==> flow/design.v <==
module logarithm #(
	parameter n = 16,
	parameter m = 24,
	parameter k = 5 ,
	parameter p = 24
) (
	input        clk  ,  
	input        reset,  
	input        start,
	input  [0:n] x    ,
	output [1:p] y    ,
	output reg   done
);
	reg [2:0] current_state;
	reg [2:0] next_state   ;
	wire      z_gt2        ;
	wire      i_positive   ;
	reg [2:0] sel_z        ;
	reg       load_z       ;
	reg       sel_i        ;
	reg       load_i       ;
	reg       shift_y      ;
	reg  [  m+1:0] z           ;
	wire [  m+1:0] trunc_square;
	wire [  m+1:0] trunc_div   ;
	wire [  m+1:0] z_input     ;
	reg  [  k-1:0] i           ;
	wire [  k-1:0] i_input     ;
	wire [  k-1:0] i_minus_1   ;
	reg  [    1:p] yy          ;
	wire [    m:0] mult_in     ;
	wire [2*m+1:0] mult_out    ;
	assign z_input = (sel_z == 2'd00) ?  {1'b0, x, {(m-n){1'd0}}} :
	(sel_z == 2'd01) ? 	trunc_square :
	trunc_div;
	assign mult_in     = z[m:0];
	assign mult_out     = mult_in * mult_in;
	assign trunc_square = mult_out[2*m+1:m];
	assign trunc_div    = {1'd0, z[m+1:1]};
	always @(posedge clk or negedge reset) begin : proc_z
		if(~reset) begin
			z <= 0;
		end else begin
			if (load_z == 1'b1)
				z <= z_input;
		end
	end
	assign i_input = sel_i ? i_minus_1 : p;
	assign i_minus_1 = i - 1;
	wire [15:0] binary_p = p;
	always @(posedge clk or negedge reset) begin : proc_i
		if(~reset) begin
			i <= 0;
		end else begin
			if (load_i == 1'b1)
				i <= i_input;
		end
	end
	always @(posedge clk or negedge reset) begin : proc_yy
		if(~reset) begin
			yy <= 0;
		end else begin
			if (shift_y == 1'b1)
				yy <= {yy[2:p], z[m+1]};
		end
	end
	always @(posedge clk or negedge reset) begin : proc_current_state
		if(~reset) begin
			current_state <= 0;
		end else begin
			current_state <= next_state;
		end
	end
	assign i_positive = i ? 1 : 0;
	assign z_gt2 = z[m+1];
	assign y = yy;
	always @(*) begin
		next_state = current_state;
		case (current_state)
			3'd0 : begin
				if (~start)
					next_state = 3'd1;
			end
			3'd1 : begin
				if (start)
					next_state = 3'd2;
			end
			3'd2 : begin
				next_state = 3'd3;
			end
			3'd3 : begin
				next_state = 3'd4;
			end
			3'd4 : begin
				if (z_gt2)
					next_state = 3'd5;
				else
					next_state = 3'd6;
			end
			3'd5 : begin
				next_state = 3'd6;
			end
			3'd6 : begin
				if (i_positive)
					next_state = 3'd3;
				else
					next_state = 3'd0;
			end
			default : next_state = 3'd0;
		endcase
	end
	always @(*) begin
		case (current_state)
			3'd0, 3'd1: begin
				sel_z   = 2'b00;
				load_z  = 1'b0;
				sel_i   = 1'b0;
				load_i  = 1'b0;
				shift_y = 1'b0;
				done    = 1'b1;
			end
			3'd2 : begin
				sel_z   = 2'b00;
				load_z  = 1'b1;
				sel_i   = 1'b0;
				load_i  = 1'b1;
				shift_y = 1'b0;
				done    = 1'b0;
			end
			3'd3 : begin
				sel_z   = 2'b01;
				load_z  = 1'b1;
				sel_i   = 1'b1;
				load_i  = 1'b1;
				shift_y = 1'b0;
				done    = 1'b0;
			end
			3'd4 : begin
				sel_z   = 2'b00;
				load_z  = 1'b0;
				sel_i   = 1'b0;
				load_i  = 1'b0;
				shift_y = 1'b1;
				done    = 1'b0;
			end
			3'd5 : begin
				sel_z   = 2'b10;
				load_z  = 1'b1;
				sel_i   = 1'b0;
				load_i  = 1'b0;
				shift_y = 1'b0;
				done    = 1'b0;
			end
			3'd6 : begin
				sel_z   = 2'b00;
				load_z  = 1'b0;
				sel_i   = 1'b0;
				load_i  = 1'b0;
				shift_y = 1'b0;
				done    = 1'b0;
			end
			default : begin
				sel_z   = 2'b00;
				load_z  = 1'b0;
				sel_i   = 1'b0;
				load_i  = 1'b0;
				shift_y = 1'b0;
				done    = 1'b0;
			end
		endcase
	end
endmodule
==> flow/run.sh <==
#!/bin/bash
# the make line also repeats each setting of config.mk as NAME=value (left out here)
make -C /OpenROAD-flow-scripts/flow DESIGN_CONFIG=/design/flow/config.mk WORK_HOME=/design/flow/orfs CLKGATE_MAP_FILE= finish
==> flow/config.mk <==
export PLATFORM = sky130hd
export DESIGN_NAME = logarithm
export DESIGN_NICKNAME = logarithm
export VERILOG_FILES = /design/flow/design.v
export SDC_FILE = /design/flow/constraint.sdc
export NUM_CORES = 4
export LEC_CHECK = 0
export CAP_MARGIN = 20
export CORE_ASPECT_RATIO = 0.81
export CORE_MARGIN = 8
export CORE_UTILIZATION = 18
export CTS_CLUSTER_SIZE = 92
export PLACE_DENSITY_LB_ADDON = 0.17
export SETUP_SLACK_MARGIN = 0.28
export SLEW_MARGIN = 20
export TNS_END_PERCENT = 70
==> flow/constraint.sdc <==
create_clock -name core_clock -period 9.34 [get_ports {clk}]
set_input_delay 1.8680 -clock core_clock [delete_from_list [all_inputs] [get_ports {clk}]]
set_output_delay 1.8680 -clock core_clock [all_outputs]
set_load 0.01 [all_outputs]
==> impl_metrics.ini, run 1 <==
; flow metrics
[yosys]
topCellsByArea = fa_1 46%, inv_1 13%, ha_1 12%
most_common_cell = inv_1
ys_seq_share_pct = 7.71
synth_area_um2 = 20100
mux_share_pct = 1.95
synth.distinct_cells = 66
ys_sh_xor_pct = 1.39
synth-main-ff-cell = dfrtp_1
ys_top_logic_family = adder cells
edf_count = 0
top_cell_area_share_pct = 46.2
ys_warn_count = 1
ys_sh_simple_pct = 10.7
async_reset_ff_share_pct = 100
adder_share_pct = 57.9
top_area_cell = fa_1
ys_ff = 62
syn_inst = 2182
fp_nets = 2856
syn-mean-instance-area_um2 = 9.23
common_cells = 673 x inv_1, 465 x fa_1, 209 x nand2_1
ys_cells = 2182
synthAoiAreaFrac_pct = 6.15
ys_chip_area_um2 = 20100

[clocking]
clock_latency_ns = 0.34
hold_buffers = 0
clk_pin_slew_worst_paths_ns = 0.06
numCtsBuffers = 9
post_cts_buffers = 0
cts_max_level = 3
cts_resized = 0
cts_tree = built
cts_num_sinks = 62
root_buffer = clkbuf_16
clockBufferDepth = 2

[detailed_routing]
insertedDiodeCount = 0
ant_nets = 0
dr_wl_met2_um = 29400
route.met3.wl_um = 1910
first_iter_violations = 711
avgRoutedWirePerCell_um = 17.6
wirelength_um = 64500
viasPerCell = 3.86
top_layer_used = met4
drc = 0
dr.pass1.iters = 5
via_count = 14100
wl_met1_um = 32100

[placed_design]
gp_congestion = 0.779
io_buffers = 44
hpwl_um = 53200
place_ws_ns = 0.845

[setup_path]
reg2reg_depth = 21
startpoint_type = flop
crit_path_max_incr_delay_ns = 0.96
path_depth = 21
crit_path_frequent_cell = fa_1
cp_max_fo = 16
path_buffers = 3
cp-end-kind = flop
crit_start = z[4]
critPathTopFamily = adder cells
cp_slowest_cell = dfrtp_1
r2r_setup_slack_ns = 1.06
crit-reg2reg-launch = z[4]
endpoint = z[24]
crit_type = reg2reg
path_cells = inv_1, nor2_1, fa_1, fa_1, inv_1, fa_1, inv_1, fa_1, fa_1, fa_1, fa_1, ha_1, nand2_1, o21ai_0, a31oi_1, a21boi_1, nor3_4, o31ai_2, a31oi_1, xor2_1, a221oi_1
r2r_end = z[24]
required_ns = 9.57
cp_data_arrival_time_ns = 8.51

[timing]
fmax_ghz = 0.121
min_period_ns = 8.28
slew_violations = 0
fin_skew_ns = 0.0110
whs_ns = 0.472
setup_tns_ns = 0
rsz0062_at_grt = no
relSlewSlack_pct = 24.8
hold_violations = 0
setup_slack_ns = 1.06
worst_pin_slew_ns = 1.12
period_used_pct = 88.6
setup_viol = 0

[status]
status = no timing/DRC/antenna violations

[floorplanning]
rows = 110
coreArea_um2 = 111000
fp_util_pct = 18.1
die_area_um2 = 123000
die_w_um = 388
dieHeight_um = 317
ios = 45

[hold_path]
min_to = current_state[2]
min_from = current_state[4]
holdCritPathClass = reg2reg
whs_path_depth = 1

[flow_run]
maxCapViolations = 0
warning_count = 32

[layout]
utilization_pct = 20.5
final_nets = 2880
fillers = 12200
areaGrowthSynthToFinish_pct = 13.1

[grt]
grt_pass1_wl_um = 101000
grt_pass1_vias = 16500
grt_overflow = 0
grt_max_degree = 63
track_usage_pct = 10.6
antenna_found_initial = 2
cell type report:
class                      count  area, µm²  share of cell area (%)
timing repair buffer          93        803                    3.53
sequential                    62       1550                    6.82
clock inverter                 6       70.1                   0.308
inverter                     677       2540                    11.2
clock buffer                  10        239                    1.05
tap                         1456       1820                    8.00
multi-input combinational   1363      15800                    69.1
metal layers:
metal | up-vias | global-route usage [%]
li1 | 6453 | -
met1 | 7412 | 15.2
met2 | 223 | 17.6
met3 | 54 | 0.859
met4 | 0 | 1.93
met5 | - | 0
through the flow:
step	std cells	instance area (µm²)
final	3667	22800
after CTS	3667	22800
after global routing	3667	22800
after detailed placement	3651	22500
after global placement	3651	22500
after floorplan	2182	20100
==> run 2, diff against run 1 <==
- ABC_AREA: not set -> 1
- CELL_PAD_IN_SITES_DETAIL_PLACEMENT: not set -> 0
- CORE_ASPECT_RATIO: 0.81 -> not set
- CORE_MARGIN: 8 -> 2
- CORE_UTILIZATION: 18 -> 72
- CTS_CLUSTER_DIAMETER: not set -> 301
- CTS_CLUSTER_SIZE: 92 -> 77
- GPL_TIMING_DRIVEN: not set -> 1
- HOLD_SLACK_MARGIN: not set -> -0.04
- MIN_ROUTING_LAYER: not set -> met1
- PLACE_DENSITY_LB_ADDON: 0.17 -> 0.07
- SETUP_SLACK_MARGIN: 0.28 -> 0.86
- TNS_END_PERCENT: 70 -> not set
- clock period: 9.34 -> 6.56 ns (I/O delays scaled with it)
==> impl_metrics.ini, run 2 <==
; flow metrics
[status]
status = finished with violations
violations = setup timing

[yosys]
async_reset_ff_share_pct = 100
fp_nets = 3468
common_cells = 947 x inv_1, 622 x nand2_1, 465 x fa_1
synth-main-ff-cell = dfrtp_1
syn_inst = 2794
syn-mean-instance-area_um2 = 7.77
ys_chip_area_um2 = 21700
top_area_cell = fa_1
adder_share_pct = 53.8
ys_seq_share_pct = 7.16
mux_share_pct = 0
ys_ff = 62
ys_cells = 2794
top_cell_area_share_pct = 42.9
ys_sh_xor_pct = 0.565
synth_area_um2 = 21700
ys_sh_simple_pct = 15.7
most_common_cell = inv_1
synthAoiAreaFrac_pct = 4.75
ys_top_logic_family = adder cells
synth.distinct_cells = 40
ys_warn_count = 1
topCellsByArea = fa_1 43%, inv_1 16%, ha_1 11%
edf_count = 0

[hold_path]
whs_path_depth = 2
min_from = current_state[4]
min_to = current_state[2]
holdCritPathClass = reg2reg

[grt]
track_usage_pct = 46.7
grt_pass1_wl_um = 110000
grt_overflow = 0
grt_pass1_vias = 21100
grt_max_degree = 63
antenna_found_initial = 8

[clocking]
numCtsBuffers = 9
hold_buffers = 0
clock_latency_ns = 0.35
clockBufferDepth = 2
cts_max_level = 3
cts_tree = built
cts_num_sinks = 62
clk_pin_slew_worst_paths_ns = 0.06
root_buffer = clkbuf_16

[setup_path]
required_ns = 6.82
r2r_end = z[2]
cp_slowest_cell = fa_2
path_depth = 27
crit_path_max_incr_delay_ns = 0.66
crit-reg2reg-launch = z[7]
cp-end-kind = flop
path_buffers = 8
critPathTopFamily = adder cells
endpoint = z[2]
startpoint_type = flop
reg2reg_depth = 27
crit_start = z[7]
cp_max_fo = 12
cp_data_arrival_time_ns = 7.18
r2r_setup_slack_ns = -0.36
crit_type = reg2reg

[detailed_routing]
first_iter_violations = 3244
drc = 0
ant_nets = 0
wirelength_um = 82400
viasPerCell = 6.16
via_count = 20700
avgRoutedWirePerCell_um = 24.5
dr.pass1.iters = 22

[timing]
min_period_ns = 6.92
slew_violations = 0
period_used_pct = 106
hold_violations = 0
fin_skew_ns = 0.00746
worst_pin_slew_ns = 0.901
rsz0062_at_grt = yes
whs_ns = 0.483
fmax_ghz = 0.144
setup_viol = 26
relSlewSlack_pct = 39.9
setup_slack_ns = -0.363

[floorplanning]
die_area_um2 = 31500
rows = 63
dieHeight_um = 178
coreArea_um2 = 29600
die_w_um = 178
fp_util_pct = 73.2
ios = 45

[flow_run]
warning_count = 36
maxCapViolations = 0

[layout]
final_nets = 3634
areaGrowthSynthToFinish_pct = 19.1
instances_no_fill = 3362

[placed_design]
hpwl_um = 50000
io_buffers = 44
gp_congestion = 0.990
dp_cells = 3248
-- run 2: layer usage --
| metal | global-route usage (%) | routed length (µm) | vias to the layer above |
|---|---|---|---|
| met4 | 34.3 | 8770 | 18 |
| met1 | 53.3 | 25100 | 9647 |
| met3 | 14.8 | 12500 | 824 |
| met2 | 74.0 | 35600 | 1960 |
| met5 | 1.44 | 427 | - |
| li1 | - | - | 8250 |
-- run 2: final cells by class --
type                            count  area, µm²
Multi-Input combinational cell   1694      17400
Fill cell                        1420       3800
Inverter                          949       3570
Timing Repair Buffer              244       2490
Sequential cell                    62       1570
Tap cell                          390        488
Clock buffer                        9        225
Clock inverter                      7        103
Antenna cell                        7       17.5
-- run 2: repair_timing --
action | in CTS | in global routing
resized | 123 | 139
gates cloned | 4 | 1
setup endpoints to repair | 26 | 26
endpoints found under the hold margin | 0 | 0
setup buffers | 47 | 39
pin swaps | 80 | 82
-- run 2: through the flow --
step                area (µm²)  worst slack, ns  setup TNS, ns  utilization (%)
global placement         23700            0.149              0             80.1
floorplan                22600            0.856              0                -
finish                   25800           -0.363          -4.60             87.2
CTS                      25000            0.370              0             84.4
global route             25800           -0.385          -6.88             87.2
detailed placement       23700           0.0985              0             80.1
==> run 3, diff against run 2 <==
- ABC_AREA: 1 -> not set
- CELL_PAD_IN_SITES_DETAIL_PLACEMENT: 0 -> not set
- CORE_UTILIZATION: 72 -> 71
- CTS_CLUSTER_DIAMETER: 301 -> not set
- CTS_CLUSTER_SIZE: 77 -> 80
- GPL_TIMING_DRIVEN: 1 -> not set
- HOLD_SLACK_MARGIN: -0.04 -> not set
- MIN_ROUTING_LAYER: met1 -> not set
- PLACE_DENSITY_LB_ADDON: 0.07 -> 0.0
- SETUP_SLACK_MARGIN: 0.86 -> 1.9
- TNS_END_PERCENT: not set -> 40
- clock period: 6.56 -> 6.43 ns (I/O delays scaled with it)
==> impl_metrics.ini, run 3 <==
; flow metrics
[status]
status = finished with violations
violations = setup timing

[timing]
worst_pin_slew_ns = 1.02
min_period_ns = 7.38
fmax_ghz = 0.136
period_used_pct = 115
hold_violations = 0
whs_ns = 0.487
setup_slack_ns = -0.949
setup_viol = 26
rsz0062_at_grt = yes
fin_skew_ns = 0.0106
relSlewSlack_pct = 32.1
slew_violations = 0

[grt]
grt_overflow = 0
track_usage_pct = 44.7
grt_max_degree = 63
grt_pass1_vias = 18500
grt_pass1_wl_um = 97500
antenna_found_initial = 0

[yosys]
top_area_cell = fa_1
top_cell_area_share_pct = 46.2
edf_count = 0
async_reset_ff_share_pct = 100
syn_inst = 2182
ys_sh_simple_pct = 10.7
ys_ff = 62
most_common_cell = inv_1
fp_nets = 2856
synth.distinct_cells = 66
common_cells = 673 x inv_1, 465 x fa_1, 209 x nand2_1
synth-main-ff-cell = dfrtp_1
syn-mean-instance-area_um2 = 9.23
topCellsByArea = fa_1 46%, inv_1 13%, ha_1 12%
ys_warn_count = 1
ys_chip_area_um2 = 20100
ys_top_logic_family = adder cells
adder_share_pct = 57.9
synthAoiAreaFrac_pct = 6.15
synth_area_um2 = 20100
mux_share_pct = 1.95
ys_cells = 2182
ys_sh_xor_pct = 1.39
ys_seq_share_pct = 7.71

[setup_path]
path_buffers = 5
crit-reg2reg-launch = z[7]
crit_path_max_incr_delay_ns = 0.55
critPathTopFamily = adder cells
crit_type = reg2reg
required_ns = 6.64
cp-end-kind = flop
cp_data_arrival_time_ns = 7.59
startpoint_type = flop
r2r_setup_slack_ns = -0.95
cp_slowest_cell = fa_1
path_cells = buf_2, and2_4, fa_1, ha_1, a21oi_2, fa_1, fa_1, inv_1, fa_1, fa_1, inv_1, fa_1, inv_1, ha_4, nand4_1, nor2_2, and4bb_2, a32o_2, o311ai_4, a21oi_2, nor2_2, buf_4, a211oi_4
crit_path_frequent_cell = fa_1
crit_start = z[7]
path_depth = 23
r2r_end = z[15]
reg2reg_depth = 23
endpoint = z[15]
cp_max_fo = 6

[hold_path]
whs_path_depth = 1
min_to = current_state[2]
holdCritPathClass = reg2reg
min_from = current_state[4]

[clocking]
cts_num_sinks = 62
cts_tree = built
clock_latency_ns = 0.35
clk_pin_slew_worst_paths_ns = 0.07
root_buffer = clkbuf_16
numCtsBuffers = 9
cts_max_level = 3
clockBufferDepth = 2

[placed_design]
place_ws_ns = -1.13
dp_cells = 2810
hpwl_um = 50000
gp_congestion = 1.02
io_buffers = 44

[detailed_routing]
first_iter_violations = 1669
drc = 0
ant_nets = 0
dr.pass1.iters = 8
via_count = 16700
wirelength_um = 63000
avgRoutedWirePerCell_um = 22.0
viasPerCell = 5.84

[layout]
fillers = 1471
utilization_pct = 87.2
final_nets = 3153
logic_area_um2 = 16300
areaGrowthSynthToFinish_pct = 20.5
instances_no_fill = 2864
final-seq-area_um2 = 1570

[floorplanning]
die_area_um2 = 29700
ios = 45
die_w_um = 172
coreArea_um2 = 27900
fp_util_pct = 72.3
dieHeight_um = 172
rows = 61

[flow_run]
warning_count = 35
maxCapViolations = 0
[run 3: area by class of cell]
class / count / area share (%)
Antenna cell: 2 / 0.0206
Multi-Input combinational cell: 1363 / 67.1
Tap cell: 378 / 1.95
Clock inverter: 7 / 0.433
Inverter: 677 / 10.5
Clock buffer: 9 / 0.927
Sequential cell: 62 / 6.48
Timing Repair Buffer: 366 / 12.6
[run 3: per-layer routing]
metal | vias up | GRT usage [%] | share of wire, %
li1 | 7007 | - | -
met1 | 8235 | 53.7 | 34
met2 | 1101 | 70.6 | 46
met3 | 376 | 15.1 | 12
met4 | 6 | 26.1 | 7.4
met5 | - | 0 | 0.26
[run 3: metrics by stage]
step                cell area (µm²)  setup TNS (ns)
global route                  24300          -25.14
global placement              23300          -15.05
finish                        24300          -18.46
detailed placement            23300          -15.84
floorplan                     20700          -0.147
CTS                           24100           -8.59
[run 3: timing repair]
item                                    4_1_cts  5_1_grt
hold buffers                                  0        0
endpoints found under the setup margin       26       26
pin swaps                                    43       21
resized                                      87       23
buffers inserted                             27        9
==> run 4, diff against run 3 <==
- ABC_AREA: not set -> 0
- CAP_MARGIN: 20 -> 25
- CORE_ASPECT_RATIO: not set -> 0.95
- CORE_MARGIN: 2 -> 6
- CORE_UTILIZATION: 71 -> 27
- CTS_CLUSTER_DIAMETER: not set -> 370
- CTS_CLUSTER_SIZE: 80 -> 78
- GPL_ROUTABILITY_DRIVEN: not set -> 0
- MAX_ROUTING_LAYER: not set -> met5
- PLACE_DENSITY_LB_ADDON: 0.0 -> 0.17
- SETUP_SLACK_MARGIN: 1.9 -> not set
- SLEW_MARGIN: 20 -> 5
- TNS_END_PERCENT: 40 -> not set
- clock period: 6.43 -> 7.8 ns (I/O delays scaled with it)
==> impl_metrics.ini, run 4 <==
; flow metrics
[setup_path]
crit-reg2reg-launch = z[13]
path_cells = buf_4, and2_1, fa_1, inv_1, fa_1, inv_1, fa_1, fa_1, fa_1, fa_1, inv_1, fa_1, inv_1, ha_1, a21oi_1, o21ai_0, a21oi_1, nor2_1, a221oi_2, a21oi_1, o41ai_2, mux2_1, a221oi_1
startpoint_type = flop
endpoint = z[21]
crit_path_max_incr_delay_ns = 0.59
r2r_setup_slack_ns = 0.34
crit_start = z[13]
cp_data_arrival_time_ns = 7.69
path_depth = 23
crit_type = reg2reg
cp-end-kind = flop
critPathTopFamily = adder cells
cp_max_fo = 12
cp_slowest_cell = fa_1
crit_path_frequent_cell = fa_1
required_ns = 8.03
path_buffers = 5
r2r_end = z[21]
reg2reg_depth = 23

[clocking]
numCtsBuffers = 9
root_buffer = clkbuf_16
clk_pin_slew_worst_paths_ns = 0.06
cts_num_sinks = 62
cts_max_level = 3
hold_buffers = 0
clock_latency_ns = 0.34
clockBufferDepth = 2
cts_tree = built

[detailed_routing]
drc = 0
first_iter_violations = 664
via_count = 14100
avgRoutedWirePerCell_um = 17.6
wirelength_um = 57200
ant_nets = 0
viasPerCell = 4.35
insertedDiodeCount = 0
dr.pass1.iters = 5

[yosys]
edf_count = 0
most_common_cell = inv_1
synth_area_um2 = 20100
top_area_cell = fa_1
ys_chip_area_um2 = 20100
syn_inst = 2182
async_reset_ff_share_pct = 100
ys_sh_xor_pct = 1.39
adder_share_pct = 57.9
ys_ff = 62
fp_nets = 2856
ys_seq_share_pct = 7.71
mux_share_pct = 1.95
top_cell_area_share_pct = 46.2
synth.distinct_cells = 66
synthAoiAreaFrac_pct = 6.15
topCellsByArea = fa_1 46%, inv_1 13%, ha_1 12%
synth-main-ff-cell = dfrtp_1
ys_sh_simple_pct = 10.7
ys_top_logic_family = adder cells
common_cells = 673 x inv_1, 465 x fa_1, 209 x nand2_1
ys_warn_count = 1
ys_cells = 2182
syn-mean-instance-area_um2 = 9.23

[timing]
setup_viol = 0
setup_slack_ns = 0.341
setup_tns_ns = 0
period_used_pct = 95.6
rsz0062_at_grt = no
hold_violations = 0
min_period_ns = 7.46
worst_pin_slew_ns = 0.906
whs_ns = 0.469
slew_violations = 0
relSlewSlack_pct = 39.4
fin_skew_ns = 0.00967
fmax_ghz = 0.134

[layout]
areaGrowthSynthToFinish_pct = 12.2
fillers = 7910
instances_no_fill = 3242
stdcell_area_um2 = 22600
utilization_pct = 30.6
final_nets = 2921

[floorplanning]
die_area_um2 = 81300
fp_util_pct = 27.3
dieHeight_um = 278
coreArea_um2 = 73800
rows = 97
die_w_um = 292
ios = 45

[grt]
grt_max_degree = 63
antenna_found_initial = 2
grt_overflow = 0
grt_pass1_vias = 16300
track_usage_pct = 14.4
grt_pass1_wl_um = 92600

[hold_path]
holdCritPathClass = reg2reg
min_from = current_state[4]
whs_path_depth = 1
min_to = current_state[2]

[placed_design]
dp_cells = 3223
place_area_um2 = 22200
place_ws_ns = -0.0251
hpwl_um = 48600
io_buffers = 44

[flow_run]
warning_count = 32
maxCapViolations = 0

[status]
status = no timing/DRC/antenna violations
[run 4: area by class of cell]
cell class,instances,area [µm²],area share (%)
inverters,677,2540,11.2
repair buffers,134,1140,5.06
clock inverters,6,134,0.592
flip-flops and latches,62,1570,6.93
well taps,990,1240,5.48
clock buffers,10,229,1.01
multi-input cells,1363,15800,69.7
[run 4: timing repair]
item / in CTS / in global routing
setup endpoints to repair: 3 / 9
pin swaps: 0 / 1
resized: 1 / 11
buffers inserted: 0 / 2
[run 4: routing by layer]
layer / share of wire [%] / GRT usage [%]
met4: 1.4 / 2.30
met2: 47 / 24.2
met3: 4.3 / 1.87
met1: 47 / 20.4
met5: 0 / 0
==> run 5, diff against run 4 <==
- ABC_AREA: 0 -> 1
- CAP_MARGIN: 25 -> 20
- CORE_ASPECT_RATIO: 0.95 -> not set
- CORE_MARGIN: 6 -> 2
- CORE_UTILIZATION: 27 -> 72
- CTS_CLUSTER_DIAMETER: 370 -> 366
- CTS_CLUSTER_SIZE: 78 -> 97
- GPL_ROUTABILITY_DRIVEN: 0 -> not set
- MAX_ROUTING_LAYER: met5 -> not set
- PLACE_DENSITY: not set -> 0.41
- PLACE_DENSITY_LB_ADDON: 0.17 -> not set
- SETUP_SLACK_MARGIN: not set -> 2.13
- SLEW_MARGIN: 5 -> 20
- clock period: 7.8 -> 7.3 ns (I/O delays scaled with it)
==> impl_metrics.ini, run 5 <==
; flow metrics
[layout]
utilization_pct = 86.7
final_nets = 3578
stdcell_area_um2 = 25700
fillers = 1542
areaGrowthSynthToFinish_pct = 18.4

[floorplanning]
die_w_um = 178
dieHeight_um = 178
fp_util_pct = 73.2
ios = 45
coreArea_um2 = 29600
rows = 63
die_area_um2 = 31500

[clocking]
root_buffer = clkbuf_16
clockBufferDepth = 2
cts_max_level = 3
numCtsBuffers = 9
cts_tree = built
clk_pin_slew_worst_paths_ns = 0.07
hold_buffers = 0
clock_latency_ns = 0.35
cts_num_sinks = 62

[timing]
setup_tns_ns = 0
rsz0062_at_grt = yes
setup_slack_ns = 0.225
hold_violations = 0
fmax_ghz = 0.141
worst_pin_slew_ns = 1.09
slew_violations = 0
min_period_ns = 7.08
relSlewSlack_pct = 27.1
setup_viol = 0
period_used_pct = 96.9
fin_skew_ns = 0.0202

[setup_path]
crit-reg2reg-launch = z[5]
endpoint = z[20]
critPathTopFamily = adder cells
crit_path_frequent_cell = fa_1
crit_path_max_incr_delay_ns = 0.65
r2r_end = z[20]
cp_slowest_cell = fa_1
cp_data_arrival_time_ns = 7.30
r2r_setup_slack_ns = 0.22
cp-end-kind = flop
required_ns = 7.52
reg2reg_depth = 30
crit_start = z[5]
cp_max_fo = 7
crit_type = reg2reg
startpoint_type = flop
path_buffers = 11
path_depth = 30

[detailed_routing]
viasPerCell = 6.16
wirelength_um = 82800
ant_nets = 0
first_iter_violations = 3001
dr.pass1.iters = 10
drc = 0
avgRoutedWirePerCell_um = 25.0
via_count = 20400

[placed_design]
hpwl_um = 47200
io_buffers = 44
place_ws_ns = 0.552
gp_congestion = 0.997
place_area_um2 = 23100

[yosys]
async_reset_ff_share_pct = 100
ys_sh_xor_pct = 0.565
syn_inst = 2794
fp_nets = 3468
synth.distinct_cells = 40
ys_top_logic_family = adder cells
ys_cells = 2794
common_cells = 947 x inv_1, 622 x nand2_1, 465 x fa_1
topCellsByArea = fa_1 43%, inv_1 16%, ha_1 11%
most_common_cell = inv_1
synth-main-ff-cell = dfrtp_1
ys_chip_area_um2 = 21700
edf_count = 0
mux_share_pct = 0
synthAoiAreaFrac_pct = 4.75
ys_ff = 62
top_area_cell = fa_1
synth_area_um2 = 21700
top_cell_area_share_pct = 42.9
ys_seq_share_pct = 7.16
ys_warn_count = 1
syn-mean-instance-area_um2 = 7.77
adder_share_pct = 53.8
ys_sh_simple_pct = 15.7

[hold_path]
holdCritPathClass = reg2reg
min_to = yy[1]
whs_path_depth = 2
min_from = yy[1]

[flow_run]
maxCapViolations = 0
warning_count = 38

[grt]
track_usage_pct = 48.2
grt_overflow = 0
antenna_found_initial = 7
grt_pass1_wl_um = 113000
grt_pass1_vias = 21100
grt_max_degree = 63

[status]
status = no timing/DRC/antenna violations
==> run 5: what timing repair did <==
action / in CTS / in global routing
gates resized: 228 / 114
buffers inserted: 83 / 15
gates cloned: 9 / 0
endpoints found under the setup margin: 26 / 26
pin swaps: 120 / 70
==> run 5: cell type report <==
class | instances | area, µm² | share of cell area, %
antenna | 9 | 22.5 | 0.0877
timing repair buffer | 188 | 2160 | 8.40
sequential | 62 | 1600 | 6.24
clock buffer | 9 | 225 | 0.877
clock inverter | 7 | 81.3 | 0.317
inverter | 949 | 3580 | 13.9
tap | 390 | 488 | 1.90
multi-input combinational | 1694 | 17500 | 68.2
==> run 5: routing by layer <==
| layer | wire [µm] | vias up | track usage, % |
|---|---|---|---|
| li1 | - | 8144 | - |
| met1 | 25500 | 9553 | 55.3 |
| met2 | 34900 | 1840 | 74.2 |
| met3 | 13100 | 828 | 18.5 |
| met4 | 8790 | 14 | 34.4 |
| met5 | 432 | - | 0 |
==> run 5: metrics by stage <==
| stage | hold WS, ns | std cells |
|---|---|---|
| global placement | 0.446 | 3176 |
| global route | 0.521 | 3302 |
| detailed placement | 0.466 | 3176 |
| CTS | 0.480 | 3284 |
| finish | 0.476 | 3308 |
| floorplan | 0.349 | 2794 |
==> run 6, diff against run 5 <==
- ABC_AREA: 1 -> not set
- CORE_UTILIZATION: 72 -> 64
- CTS_CLUSTER_DIAMETER: 366 -> not set
- CTS_CLUSTER_SIZE: 97 -> not set
- PLACE_DENSITY: 0.41 -> not set
- SETUP_SLACK_MARGIN: 2.13 -> 1.63
- clock period: 7.3 -> 6.22 ns (I/O delays scaled with it)
==> impl_metrics.ini, run 6 <==
; flow metrics
[status]
status = finished with violations
violations = setup timing

[grt]
antenna_found_initial = 1
grt_pass1_wl_um = 89900
grt_max_degree = 63
grt_overflow = 0
grt_pass1_vias = 17600
track_usage_pct = 35.4

[yosys]
syn_inst = 2182
ys_warn_count = 1
ys_ff = 62
syn-mean-instance-area_um2 = 9.23
common_cells = 673 x inv_1, 465 x fa_1, 209 x nand2_1
ys_top_logic_family = adder cells
adder_share_pct = 57.9
ys_sh_xor_pct = 1.39
synth.distinct_cells = 66
fp_nets = 2856
synth_area_um2 = 20100
ys_sh_simple_pct = 10.7
async_reset_ff_share_pct = 100
top_area_cell = fa_1
ys_cells = 2182
synth-main-ff-cell = dfrtp_1
ys_chip_area_um2 = 20100
edf_count = 0
topCellsByArea = fa_1 46%, inv_1 13%, ha_1 12%
ys_seq_share_pct = 7.71
synthAoiAreaFrac_pct = 6.15
top_cell_area_share_pct = 46.2
mux_share_pct = 1.95
most_common_cell = inv_1

[timing]
fmax_ghz = 0.143
relSlewSlack_pct = 32.5
worst_pin_slew_ns = 1.01
min_period_ns = 7.00
slew_violations = 0
whs_ns = 0.479
rsz0062_at_grt = yes
setup_slack_ns = -0.778
period_used_pct = 113
fin_skew_ns = 0.0145
hold_violations = 0
setup_viol = 24

[layout]
final_nets = 3189
final-seq-area_um2 = 1570
logic_area_um2 = 16600
areaGrowthSynthToFinish_pct = 23.9
fillers = 2017

[clocking]
cts_max_level = 3
hold_buffers = 0
cts_num_sinks = 62
clock_latency_ns = 0.35
root_buffer = clkbuf_16
clk_pin_slew_worst_paths_ns = 0.07
cts_tree = built
numCtsBuffers = 9
clockBufferDepth = 2

[detailed_routing]
ant_nets = 0
dr.pass1.iters = 7
wirelength_um = 55400
via_count = 15800
viasPerCell = 5.43
drc = 0
first_iter_violations = 1172
avgRoutedWirePerCell_um = 19.0

[setup_path]
required_ns = 6.50
path_depth = 25
cp-end-kind = flop
crit-reg2reg-launch = z[12]
startpoint_type = flop
endpoint = z[12]
crit_start = z[12]
cp_max_fo = 7
crit_path_max_incr_delay_ns = 0.55
cp_slowest_cell = fa_1
crit_type = reg2reg
cp_data_arrival_time_ns = 7.28
critPathTopFamily = adder cells
path_buffers = 8
crit_path_frequent_cell = fa_1
r2r_end = z[12]
r2r_setup_slack_ns = -0.78
reg2reg_depth = 25

[floorplanning]
ios = 45
die_w_um = 181
fp_util_pct = 65.3
die_area_um2 = 32900
coreArea_um2 = 30800
dieHeight_um = 181
rows = 64

[hold_path]
min_from = current_state[4]
holdCritPathClass = reg2reg
min_to = current_state[2]
whs_path_depth = 1

[flow_run]
maxCapViolations = 0
warning_count = 37

[placed_design]
io_buffers = 44
gp_congestion = 0.947
hpwl_um = 46100
==> run 6: area by class of cell <==
class / instances / share of cell area (%)
Clock inverter: 3 / 0.276
Clock buffer: 12 / 0.988
Timing Repair Buffer: 402 / 13.8
Multi-Input combinational cell: 1363 / 66.4
Tap cell: 396 / 1.99
Inverter: 677 / 10.2
Sequential cell: 62 / 6.28
Antenna cell: 1 / 0.0100
==> run 6: timing repair <==
item | in CTS | in global routing
endpoints found under the setup margin | 26 | 26
gates resized | 124 | 65
cloned | 0 | 0
endpoints found under the hold margin | 0 | 0
setup buffers | 32 | 20
pin swaps | 71 | 79
==> run 6: layer usage <==
layer  vias to the layer above  global-route usage, %  share of wire, %
li1                       7079                      -                 -
met1                      7993                   47.1                41
met2                       617                   59.5                48
met3                       143                   6.56               7.5
met4                         0                   11.4               3.7
met5                         -                      0                 0
==> run 6: through the flow <==
step / setup TNS (ns) / setup slack, ns / std cells / instance area, µm² / utilization (%)
finish: -12.58 / -0.778 / 2916 / 25000 / 81.0
global route: -18.00 / -0.985 / 2915 / 25000 / 81.0
CTS: -11.28 / -0.725 / 2895 / 24500 / 79.6
detailed placement: -14.83 / -1.03 / 2848 / 23500 / 76.3
global placement: -14.82 / -0.972 / 2848 / 23500 / 76.3
floorplan: -1.49 / -0.301 / 2182 / 20800 / -
==> run 7, diff against run 6 <==
- ABC_AREA: not set -> 1
- CAP_MARGIN: 20 -> 25
- CORE_ASPECT_RATIO: not set -> 0.55
- CORE_UTILIZATION: 64 -> 46
- CTS_CLUSTER_SIZE: not set -> 78
- PLACE_DENSITY_LB_ADDON: not set -> 0.17
- SETUP_SLACK_MARGIN: 1.63 -> 1.27
- SLEW_MARGIN: 20 -> 5
- clock period: 6.22 -> 9.0 ns (I/O delays scaled with it)
==> impl_metrics.ini, run 7 <==
; flow metrics
[status]
status = no timing/DRC/antenna violations

[floorplanning]
ios = 45
coreArea_um2 = 46100
dieHeight_um = 165
fp_util_pct = 47.1
rows = 58
die_area_um2 = 49000
die_w_um = 297

[placed_design]
hpwl_um = 52900
io_buffers = 44
gp_congestion = 0.978
place_ws_ns = 1.76

[yosys]
most_common_cell = inv_1
ys_top_logic_family = adder cells
syn_inst = 2794
synth_area_um2 = 21700
topCellsByArea = fa_1 43%, inv_1 16%, ha_1 11%
ys_cells = 2794
ys_warn_count = 1
ys_sh_xor_pct = 0.565
top_cell_area_share_pct = 42.9
synthAoiAreaFrac_pct = 4.75
top_area_cell = fa_1
edf_count = 0
ys_ff = 62
synth.distinct_cells = 40
adder_share_pct = 53.8
ys_seq_share_pct = 7.16
async_reset_ff_share_pct = 100
fp_nets = 3468
syn-mean-instance-area_um2 = 7.77
ys_sh_simple_pct = 15.7
common_cells = 947 x inv_1, 622 x nand2_1, 465 x fa_1
ys_chip_area_um2 = 21700
mux_share_pct = 0
synth-main-ff-cell = dfrtp_1

[timing]
min_period_ns = 7.24
fin_skew_ns = 0.0129
relSlewSlack_pct = 42.1
setup_tns_ns = 0
setup_viol = 0
setup_slack_ns = 1.76
period_used_pct = 80.5
rsz0062_at_grt = no
slew_violations = 0
whs_ns = 0.466
hold_violations = 0
fmax_ghz = 0.138
worst_pin_slew_ns = 0.868

[detailed_routing]
ant_nets = 0
via_count = 17000
drc = 0
avgRoutedWirePerCell_um = 18.2
first_iter_violations = 1384
wirelength_um = 62500
dr.pass1.iters = 7
viasPerCell = 4.95

[layout]
final_nets = 3471
areaGrowthSynthToFinish_pct = 6.93
fillers = 4494

[setup_path]
required_ns = 9.29
r2r_end = z[24]
cp_max_fo = 16
path_depth = 24
crit_path_frequent_cell = fa_1
r2r_setup_slack_ns = 1.76
path_cells = buf_4, nand2_1, fa_1, inv_1, fa_1, inv_1, fa_1, inv_1, ha_1, fa_1, fa_1, inv_1, fa_1, inv_1, ha_1, a21oi_1, o21ai_0, nor2_1, nand2_1, nand2_1, nand3_1, nand2_1, nand3_1, a21oi_1
cp-end-kind = flop
path_buffers = 6
startpoint_type = flop
cp_data_arrival_time_ns = 7.53
cp_slowest_cell = dfrtp_1
crit-reg2reg-launch = z[11]
reg2reg_depth = 24
endpoint = z[24]
crit_type = reg2reg
critPathTopFamily = adder cells
crit_start = z[11]
crit_path_max_incr_delay_ns = 0.89

[clocking]
root_buffer = clkbuf_16
clockBufferDepth = 2
clk_pin_slew_worst_paths_ns = 0.07
cts_max_level = 3
cts_num_sinks = 62
clock_latency_ns = 0.37
post_cts_buffers = 0
cts_resized = 0
numCtsBuffers = 9
hold_buffers = 0
cts_tree = built

[grt]
grt_max_degree = 63
track_usage_pct = 27.1
antenna_found_initial = 1
grt_pass1_wl_um = 102000
grt_pass1_vias = 18100
grt_overflow = 0

[hold_path]
whs_path_depth = 2
min_to = current_state[2]
holdCritPathClass = reg2reg
min_from = current_state[4]

[flow_run]
maxCapViolations = 0
warning_count = 32
[run 7: through the flow]
stage	util [%]	instances	instance area (µm²)
final	50.3	3433	23200
after global routing	50.3	3432	23200
after CTS	50.2	3430	23100
after detailed placement	49.6	3414	22800
after global placement	49.6	3414	22800
after floorplan	-	2794	21700
[run 7: routing by layer]
layer	wire length, µm	track usage [%]
met2	23600	37.3
met3	6250	5.95
met1	31800	43.6
met4	784	4.06
met5	64	0.992
[run 7: cell type report]
type                    instances  area, µm²  share of cell area (%)
clock inverters                 7       80.1                   0.345
well taps                     630        788                    3.40
diodes                          1       2.50                  0.0108
inverters                     949       3560                    15.4
clock buffers                   9        225                   0.971
multi-input cells            1694      16200                    70.0
flip-flops and latches         62       1550                    6.69
repair buffers                 81        753                    3.25
==> run 8, diff against run 7 <==
- ABC_AREA: 1 -> not set
- CAP_MARGIN: 25 -> 20
- CORE_ASPECT_RATIO: 0.55 -> not set
- CORE_UTILIZATION: 46 -> 40
- CTS_CLUSTER_SIZE: 78 -> not set
- PLACE_DENSITY_LB_ADDON: 0.17 -> not set
- SETUP_SLACK_MARGIN: 1.27 -> 2.41
- SLEW_MARGIN: 5 -> 20
- clock period: 9.0 -> 8.17 ns (I/O delays scaled with it)
==> impl_metrics.ini, run 8 <==
; flow metrics
[status]
status = no timing/DRC/antenna violations

[yosys]
top_area_cell = fa_1
synth-main-ff-cell = dfrtp_1
ys_ff = 62
ys_cells = 2182
common_cells = 673 x inv_1, 465 x fa_1, 209 x nand2_1
ys_sh_simple_pct = 10.7
top_cell_area_share_pct = 46.2
fp_nets = 2856
ys_warn_count = 1
edf_count = 0
mux_share_pct = 1.95
most_common_cell = inv_1
ys_top_logic_family = adder cells
synth_area_um2 = 20100
synthAoiAreaFrac_pct = 6.15
ys_seq_share_pct = 7.71
ys_chip_area_um2 = 20100
async_reset_ff_share_pct = 100
ys_sh_xor_pct = 1.39
syn-mean-instance-area_um2 = 9.23
topCellsByArea = fa_1 46%, inv_1 13%, ha_1 12%
adder_share_pct = 57.9
synth.distinct_cells = 66
syn_inst = 2182

[detailed_routing]
via_count = 14900
ant_nets = 0
insertedDiodeCount = 0
first_iter_violations = 829
drc = 0
avgRoutedWirePerCell_um = 18.2
wirelength_um = 54700
viasPerCell = 4.98
dr.pass1.iters = 7

[setup_path]
crit_path_frequent_cell = fa_1
endpoint = z[12]
startpoint_type = flop
r2r_setup_slack_ns = 1.14
path_cells = buf_6, nand2_4, fa_1, inv_2, fa_1, inv_2, fa_1, inv_1, fa_1, inv_2, fa_1, inv_2, fa_1, fa_1, ha_4, nand4_1, and4bb_2, a32o_2, nor3_4, o41ai_2, xnor2_1, a222oi_1
path_depth = 22
path_buffers = 6
cp_slowest_cell = a222oi_1
crit_type = reg2reg
reg2reg_depth = 22
cp_max_fo = 5
crit-reg2reg-launch = z[15]
critPathTopFamily = adder cells
crit_start = z[15]
r2r_end = z[12]
crit_path_max_incr_delay_ns = 0.59
cp-end-kind = flop
cp_data_arrival_time_ns = 7.18
required_ns = 8.32

[floorplanning]
dieHeight_um = 228
die_w_um = 228
coreArea_um2 = 50000
ios = 45
fp_util_pct = 40.3
die_area_um2 = 52200
rows = 82

[timing]
min_period_ns = 7.03
period_used_pct = 86.1
setup_viol = 0
fmax_ghz = 0.142
slew_violations = 0
rsz0062_at_grt = yes
setup_tns_ns = 0
worst_pin_slew_ns = 1.05
relSlewSlack_pct = 30.3
whs_ns = 0.479
fin_skew_ns = 0.00843
hold_violations = 0

[clocking]
clk_pin_slew_worst_paths_ns = 0.05
numCtsBuffers = 9
clock_latency_ns = 0.34
clockBufferDepth = 2
cts_max_level = 3
cts_num_sinks = 62
root_buffer = clkbuf_16
cts_tree = built
hold_buffers = 0

[grt]
met3_usage_pct = 4.18
busiest_layer = met2
use_met1_pct = 28.0
grt_pass1_vias = 16800
grt_pass1_wl_um = 89400
track_usage_pct = 21.8
grt_max_degree = 63
antenna_found_initial = 1
met2_usage_pct = 37.5
grt_overflow = 0

[hold_path]
whs_path_depth = 1
min_from = current_state[4]
holdCritPathClass = reg2reg
min_to = current_state[2]

[layout]
areaGrowthSynthToFinish_pct = 18.8
final_nets = 2997
stdcell_area_um2 = 23900
utilization_pct = 47.9
instances_no_fill = 3000

[placed_design]
gp_congestion = 0.896
dp_cells = 2871
hpwl_um = 43100
io_buffers = 44
place_area_um2 = 21800

[flow_run]
maxCapViolations = 0
warning_count = 35
[run 8: routing by layer]
metal	part of all wire [%]	vias up	wire length, µm
li1	-	6684	-
met1	40	7613	21700
met2	49	524	27000
met3	7.7	106	4220
met4	3.0	2	1660
met5	0.033	-	18
[run 8: layout make-up]
| type | count | area, µm² |
|---|---|---|
| Multi-Input combinational cell | 1363 | 16500 |
| Tap cell | 672 | 841 |
| Clock inverter | 4 | 47.5 |
| Sequential cell | 62 | 1600 |
| Clock buffer | 12 | 246 |
| Fill cell | 4718 | 26000 |
| Timing Repair Buffer | 210 | 2140 |
| Inverter | 677 | 2570 |
[run 8: timing repair]
item | in CTS | in global routing
gates cloned | 0 | 2
pin swaps | 37 | 57
setup endpoints to repair | 26 | 26
buffers inserted | 73 | 38
resized | 110 | 95
[run 8: stage by stage]
stage | setup slack (ns)
detailed placement | 0.608
CTS | 1.23
global route | 0.971
finish | 1.14
global placement | 0.699
floorplan | 1.65
==> run 9, diff against run 8 <==
- CORE_UTILIZATION: 40 -> 71
- CTS_CLUSTER_SIZE: not set -> 26
- PLACE_DENSITY_LB_ADDON: not set -> 0.25
- SETUP_SLACK_MARGIN: 2.41 -> 1.9
- TNS_END_PERCENT: not set -> 40
- clock period: 8.17 -> 8.45 ns (I/O delays scaled with it)
==> impl_metrics.ini, run 9 <==
; flow metrics
[yosys]
synth-main-ff-cell = dfrtp_1
syn_inst = 2182
top_cell_area_share_pct = 46.2
mux_share_pct = 1.95
syn-mean-instance-area_um2 = 9.23
synth_area_um2 = 20100
ys_ff = 62
ys_top_logic_family = adder cells
ys_seq_share_pct = 7.71
adder_share_pct = 57.9
topCellsByArea = fa_1 46%, inv_1 13%, ha_1 12%
ys_cells = 2182
edf_count = 0
synth.distinct_cells = 66
most_common_cell = inv_1
ys_warn_count = 1
top_area_cell = fa_1
synthAoiAreaFrac_pct = 6.15
common_cells = 673 x inv_1, 465 x fa_1, 209 x nand2_1
async_reset_ff_share_pct = 100
ys_sh_simple_pct = 10.7
ys_sh_xor_pct = 1.39
ys_chip_area_um2 = 20100
fp_nets = 2856

[timing]
setup_viol = 0
relSlewSlack_pct = 28.0
min_period_ns = 7.06
fin_skew_ns = 0.00853
setup_tns_ns = 0
period_used_pct = 83.5
hold_violations = 0
worst_pin_slew_ns = 1.08
fmax_ghz = 0.142
slew_violations = 0
setup_slack_ns = 1.39
rsz0062_at_grt = yes

[grt]
track_usage_pct = 40.6
grt_pass1_wl_um = 89700
antenna_found_initial = 2
grt_pass1_vias = 17700
grt_overflow = 0
grt_max_degree = 63

[floorplanning]
coreArea_um2 = 27900
fp_util_pct = 72.3
die_area_um2 = 29700
ios = 45
dieHeight_um = 172
rows = 61
die_w_um = 172

[setup_path]
critPathTopFamily = adder cells
cp_data_arrival_time_ns = 7.28
cp_slowest_cell = fa_1
r2r_setup_slack_ns = 1.39
required_ns = 8.67
path_depth = 27
startpoint_type = flop
crit_path_max_incr_delay_ns = 0.54
crit-reg2reg-launch = z[4]
crit_path_frequent_cell = fa_1
r2r_end = z[21]
endpoint = z[21]
crit_type = reg2reg
crit_start = z[4]
path_buffers = 9
cp-end-kind = flop
cp_max_fo = 6
reg2reg_depth = 27

[clocking]
cts_tree = built
clockBufferDepth = 2
clk_pin_slew_worst_paths_ns = 0.06
numCtsBuffers = 9
cts_max_level = 3
root_buffer = clkbuf_16
clock_latency_ns = 0.33
cts_num_sinks = 62

[flow_run]
maxCapViolations = 0
warning_count = 34

[detailed_routing]
avgRoutedWirePerCell_um = 21.3
first_iter_violations = 1117
ant_nets = 0
dr.pass1.iters = 9
viasPerCell = 5.88
drc = 0
wirelength_um = 56700
via_count = 15700

[layout]
areaGrowthSynthToFinish_pct = 13.2
stdcell_area_um2 = 22800
final_nets = 2951
fillers = 1579
utilization_pct = 81.8

[hold_path]
min_to = current_state[2]
whs_path_depth = 1
min_from = current_state[4]
holdCritPathClass = reg2reg

[placed_design]
place_ws_ns = 0.876
io_buffers = 44
hpwl_um = 42000
gp_congestion = 1.06
place_area_um2 = 21200

[status]
status = no timing/DRC/antenna violations
==> run 9: timing repair <==
action                     CTS  global route
hold buffers                 0             0
pin swaps                   41            30
cloned                       0             1
resized                    108            64
setup buffers               65            20
setup endpoints to repair   26            26
hold endpoints to repair     0             0
==> run 9: layout make-up <==
class | count | area (µm²) | share of cell area [%]
Multi-Input combinational cell | 1363 | 16300 | 71.4
Timing Repair Buffer | 164 | 1560 | 6.84
Tap cell | 378 | 473 | 2.07
Clock inverter | 6 | 86.3 | 0.379
Sequential cell | 62 | 1600 | 7.02
Inverter | 677 | 2570 | 11.3
Clock buffer | 10 | 229 | 1.00
Antenna cell | 1 | 2.50 | 0.0110
==> run 9: stage by stage <==
| step | std cells | hold WS [ns] |
|---|---|---|
| 2_1_floorplan | 2182 | 0.405 |
| 4_1_cts | 2639 | 0.486 |
| 3_3_place_gp | 2558 | 0.468 |
| 5_1_grt | 2660 | 0.526 |
| 3_5_place_dp | 2558 | 0.461 |
| 6_report | 2661 | 0.483 |
==> run 9: routing by layer <==
metal / track usage (%) / vias to the layer above / share of wire (%) / routed length [µm]
met5: 0 / - / 0 / 0
met4: 29.6 / 0 / 8.9 / 5070
met3: 9.89 / 363 / 9.6 / 5450
met2: 67.4 / 905 / 48 / 27400
met1: 45.8 / 7779 / 33 / 18700
li1: - / 6609 / - / -
==> run 10, diff against run 9 <==
- ABC_AREA: not set -> 1
- CELL_PAD_IN_SITES_DETAIL_PLACEMENT: not set -> 0
- CORE_UTILIZATION: 71 -> 72
- CTS_CLUSTER_DIAMETER: not set -> 301
- CTS_CLUSTER_SIZE: 26 -> 77
- GPL_TIMING_DRIVEN: not set -> 1
- HOLD_SLACK_MARGIN: not set -> 0.25
- MIN_ROUTING_LAYER: not set -> met1
- PLACE_DENSITY_LB_ADDON: 0.25 -> 0.02
- SETUP_SLACK_MARGIN: 1.9 -> -0.57
- TNS_END_PERCENT: 40 -> not set
- clock period: 8.45 -> 5.63 ns (I/O delays scaled with it)
==> impl_metrics.ini, run 10 <==
; flow metrics
[clocking]
numCtsBuffers = 9
root_buffer = clkbuf_16
cts_tree = built
cts_max_level = 3
clock_latency_ns = 0.35
clk_pin_slew_worst_paths_ns = 0.07
cts_num_sinks = 62
clockBufferDepth = 2
hold_buffers = 0

[hold_path]
min_to = current_state[2]
min_from = current_state[4]
holdCritPathClass = reg2reg
whs_path_depth = 2

[setup_path]
required_ns = 5.91
startpoint_type = flop
reg2reg_depth = 23
crit_path_frequent_cell = fa_1
cp_max_fo = 11
critPathTopFamily = adder cells
crit_type = reg2reg
cp-end-kind = flop
crit-reg2reg-launch = z[2]
r2r_setup_slack_ns = -1.83
path_depth = 23
crit_start = z[2]
r2r_end = z[10]
path_cells = nand2_1, fa_1, inv_1, fa_1, fa_1, inv_1, fa_1, inv_2, fa_2, fa_1, inv_2, fa_1, inv_2, ha_4, nand2_4, o21ai_1, a21oi_2, buf_4, nor2_1, nor2_2, nand3b_1, nand3_1, a21oi_1
crit_path_max_incr_delay_ns = 0.77
cp_data_arrival_time_ns = 7.74
cp_slowest_cell = fa_1
endpoint = z[10]
path_buffers = 6

[yosys]
adder_share_pct = 53.8
ys_cells = 2794
synth.distinct_cells = 40
ys_sh_simple_pct = 15.7
syn-mean-instance-area_um2 = 7.77
ys_top_logic_family = adder cells
topCellsByArea = fa_1 43%, inv_1 16%, ha_1 11%
top_area_cell = fa_1
common_cells = 947 x inv_1, 622 x nand2_1, 465 x fa_1
async_reset_ff_share_pct = 100
ys_sh_xor_pct = 0.565
synth_area_um2 = 21700
synth-main-ff-cell = dfrtp_1
ys_chip_area_um2 = 21700
ys_ff = 62
edf_count = 0
ys_seq_share_pct = 7.16
mux_share_pct = 0
ys_warn_count = 1
fp_nets = 3468
most_common_cell = inv_1
top_cell_area_share_pct = 42.9
syn_inst = 2794
synthAoiAreaFrac_pct = 4.75

[status]
status = finished with violations
violations = setup timing

[timing]
rsz0062_at_grt = yes
whs_ns = 0.481
setup_tns_ns = -41.67
relSlewSlack_pct = 23.1
slew_violations = 0
fin_skew_ns = 0.0144
fmax_ghz = 0.134
period_used_pct = 132
min_period_ns = 7.46
setup_slack_ns = -1.83
worst_pin_slew_ns = 1.15
hold_violations = 0
setup_viol = 26

[floorplanning]
die_area_um2 = 31500
dieHeight_um = 178
die_w_um = 178
fp_util_pct = 73.2
rows = 63
ios = 45
coreArea_um2 = 29600

[placed_design]
gp_congestion = 1.00
io_buffers = 44
hpwl_um = 53800

[grt]
antenna_found_initial = 6
grt_overflow = 0
track_usage_pct = 49.1
grt_max_degree = 63
grt_pass1_vias = 22200
grt_pass1_wl_um = 115000

[detailed_routing]
dr_wl_met2_um = 35400
via_count = 21500
wl_met1_um = 25500
viasPerCell = 6.13
ant_nets = 0
wirelength_um = 84900
route.met3.wl_um = 14200
first_iter_violations = 3749
avgRoutedWirePerCell_um = 24.2
drc = 0
dr.pass1.iters = 13
top_layer_used = met5

[flow_run]
warning_count = 36
maxCapViolations = 0

[layout]
final-seq-area_um2 = 1580
logic_area_um2 = 17100
fillers = 1379
final_nets = 3774
areaGrowthSynthToFinish_pct = 21.6
[run 10: layer usage]
metal	up-vias	track usage (%)
met5	-	0
met4	24	34.5
met3	886	21.6
met2	1941	75.2
met1	10100	55.0
li1	8542	-
[run 10: what timing repair did]
| action | in CTS | in global routing |
|---|---|---|
| buffers inserted | 38 | 16 |
| resized | 170 | 112 |
| endpoints found under the setup margin | 26 | 26 |
| hold endpoints to repair | 0 | 0 |
| pin swaps | 61 | 42 |
[run 10: final cells by class]
class	count	share of cell area (%)
clock buffers	9	0.854
diodes	6	0.0569
inverters	949	13.5
repair buffers	384	12.5
flip-flops and latches	62	5.99
well taps	390	1.85
clock inverters	7	0.308
multi-input cells	1694	64.9
[run 10: stage by stage]
stage	area (µm²)	utilization (%)	setup WS, ns	std cells
4_1_cts	26000	87.6	-0.643	3488
6_report	26400	89.0	-1.83	3501
3_5_place_dp	24800	83.6	-1.22	3445
2_1_floorplan	21700	-	-0.506	2794
3_3_place_gp	24800	83.6	-1.11	3445
5_1_grt	26400	89.0	-1.72	3499
==> run 11, diff against run 10 <==
- ABC_AREA: 1 -> not set
- CELL_PAD_IN_SITES_DETAIL_PLACEMENT: 0 -> not set
- CORE_UTILIZATION: 72 -> 40
- CTS_CLUSTER_DIAMETER: 301 -> not set
- CTS_CLUSTER_SIZE: 77 -> not set
- GPL_TIMING_DRIVEN: 1 -> not set
- HOLD_SLACK_MARGIN: 0.25 -> not set
- MIN_ROUTING_LAYER: met1 -> not set
- PLACE_DENSITY_LB_ADDON: 0.02 -> not set
- SETUP_SLACK_MARGIN: -0.57 -> not set
- clock period: 5.63 -> 11.2 ns (I/O delays scaled with it)
==> impl_metrics.ini, run 11 <==
; flow metrics
[status]
status = no timing/DRC/antenna violations

[timing]
setup_viol = 0
period_used_pct = 75.2
relSlewSlack_pct = 34.8
slew_violations = 0
worst_pin_slew_ns = 0.978
min_period_ns = 8.42
whs_ns = 0.485
fin_skew_ns = 0.00890
hold_violations = 0
rsz0062_at_grt = no
setup_slack_ns = 2.78
fmax_ghz = 0.119
setup_tns_ns = 0

[floorplanning]
die_area_um2 = 52200
die_w_um = 228
dieHeight_um = 228
fp_util_pct = 40.3
ios = 45
rows = 82
coreArea_um2 = 50000

[yosys]
ys_cells = 2182
top_area_cell = fa_1
common_cells = 673 x inv_1, 465 x fa_1, 209 x nand2_1
mux_share_pct = 1.95
ys_ff = 62
adder_share_pct = 57.9
edf_count = 0
ys_chip_area_um2 = 20100
ys_top_logic_family = adder cells
syn_inst = 2182
syn-mean-instance-area_um2 = 9.23
top_cell_area_share_pct = 46.2
synth.distinct_cells = 66
synthAoiAreaFrac_pct = 6.15
fp_nets = 2856
ys_warn_count = 1
ys_sh_xor_pct = 1.39
synth_area_um2 = 20100
most_common_cell = inv_1
async_reset_ff_share_pct = 100
topCellsByArea = fa_1 46%, inv_1 13%, ha_1 12%
synth-main-ff-cell = dfrtp_1
ys_seq_share_pct = 7.71
ys_sh_simple_pct = 10.7

[setup_path]
r2r_setup_slack_ns = 2.78
required_ns = 11.42
crit_start = z[20]
path_depth = 23
endpoint = z[21]
cp_max_fo = 19
cp_slowest_cell = dfrtp_1
startpoint_type = flop
path_cells = clkinv_1, nor2_1, fa_1, fa_1, fa_1, inv_1, fa_1, inv_1, fa_1, fa_1, inv_1, fa_1, inv_1, ha_1, a21oi_1, o21ai_0, a21oi_1, nor2_1, a221oi_2, a21oi_1, o41ai_2, mux2_1, a221oi_1
crit_path_max_incr_delay_ns = 0.93
critPathTopFamily = adder cells
reg2reg_depth = 23
cp_data_arrival_time_ns = 8.64
crit_type = reg2reg
crit-reg2reg-launch = z[20]
cp-end-kind = flop
crit_path_frequent_cell = fa_1
path_buffers = 5
r2r_end = z[21]

[clocking]
clock_latency_ns = 0.34
cts_max_level = 3
root_buffer = clkbuf_16
post_cts_buffers = 0
clockBufferDepth = 2
cts_tree = built
hold_buffers = 0
numCtsBuffers = 9
cts_resized = 0
clk_pin_slew_worst_paths_ns = 0.06
cts_num_sinks = 62

[flow_run]
warning_count = 32
maxCapViolations = 0

[detailed_routing]
drc = 0
avgRoutedWirePerCell_um = 18.2
via_count = 14200
ant_nets = 0
dr.pass1.iters = 5
viasPerCell = 4.97
insertedDiodeCount = 0
wirelength_um = 52100
first_iter_violations = 921

[placed_design]
place_ws_ns = 2.86
gp_congestion = 0.922
io_buffers = 44
hpwl_um = 41800

[hold_path]
holdCritPathClass = reg2reg
whs_path_depth = 1
min_from = current_state[4]
min_to = current_state[2]

[grt]
grt_pass1_vias = 16000
grt_max_degree = 63
antenna_found_initial = 1
track_usage_pct = 21.1
grt_overflow = 0
grt_pass1_wl_um = 86800

[layout]
fillers = 4869
logic_area_um2 = 15800
final_nets = 2856
utilization_pct = 43.2
final-seq-area_um2 = 1560
areaGrowthSynthToFinish_pct = 7.20
run 11: through the flow:
step | cells | area (µm²)
finish | 2859 | 21600
global route | 2859 | 21600
global placement | 2843 | 21300
CTS | 2859 | 21600
floorplan | 2182 | 20100
detailed placement | 2843 | 21300
run 11: cell type report:
type / instances / share of cell area, %
Clock inverter: 7 / 0.255
Tap cell: 672 / 3.89
Sequential cell: 62 / 7.20
Timing Repair Buffer: 69 / 2.89
Multi-Input combinational cell: 1363 / 73.0
Clock buffer: 9 / 1.04
Inverter: 677 / 11.8
run 11: layer usage:
| metal | global-route usage [%] | up-vias | part of all wire, % |
|---|---|---|---|
| met2 | 35.5 | 463 | 48 |
| li1 | - | 6408 | - |
| met4 | 6.33 | 0 | 3.2 |
| met3 | 3.29 | 106 | 5.9 |
| met5 | 0 | - | 0 |
| met1 | 28.3 | 7224 | 43 |
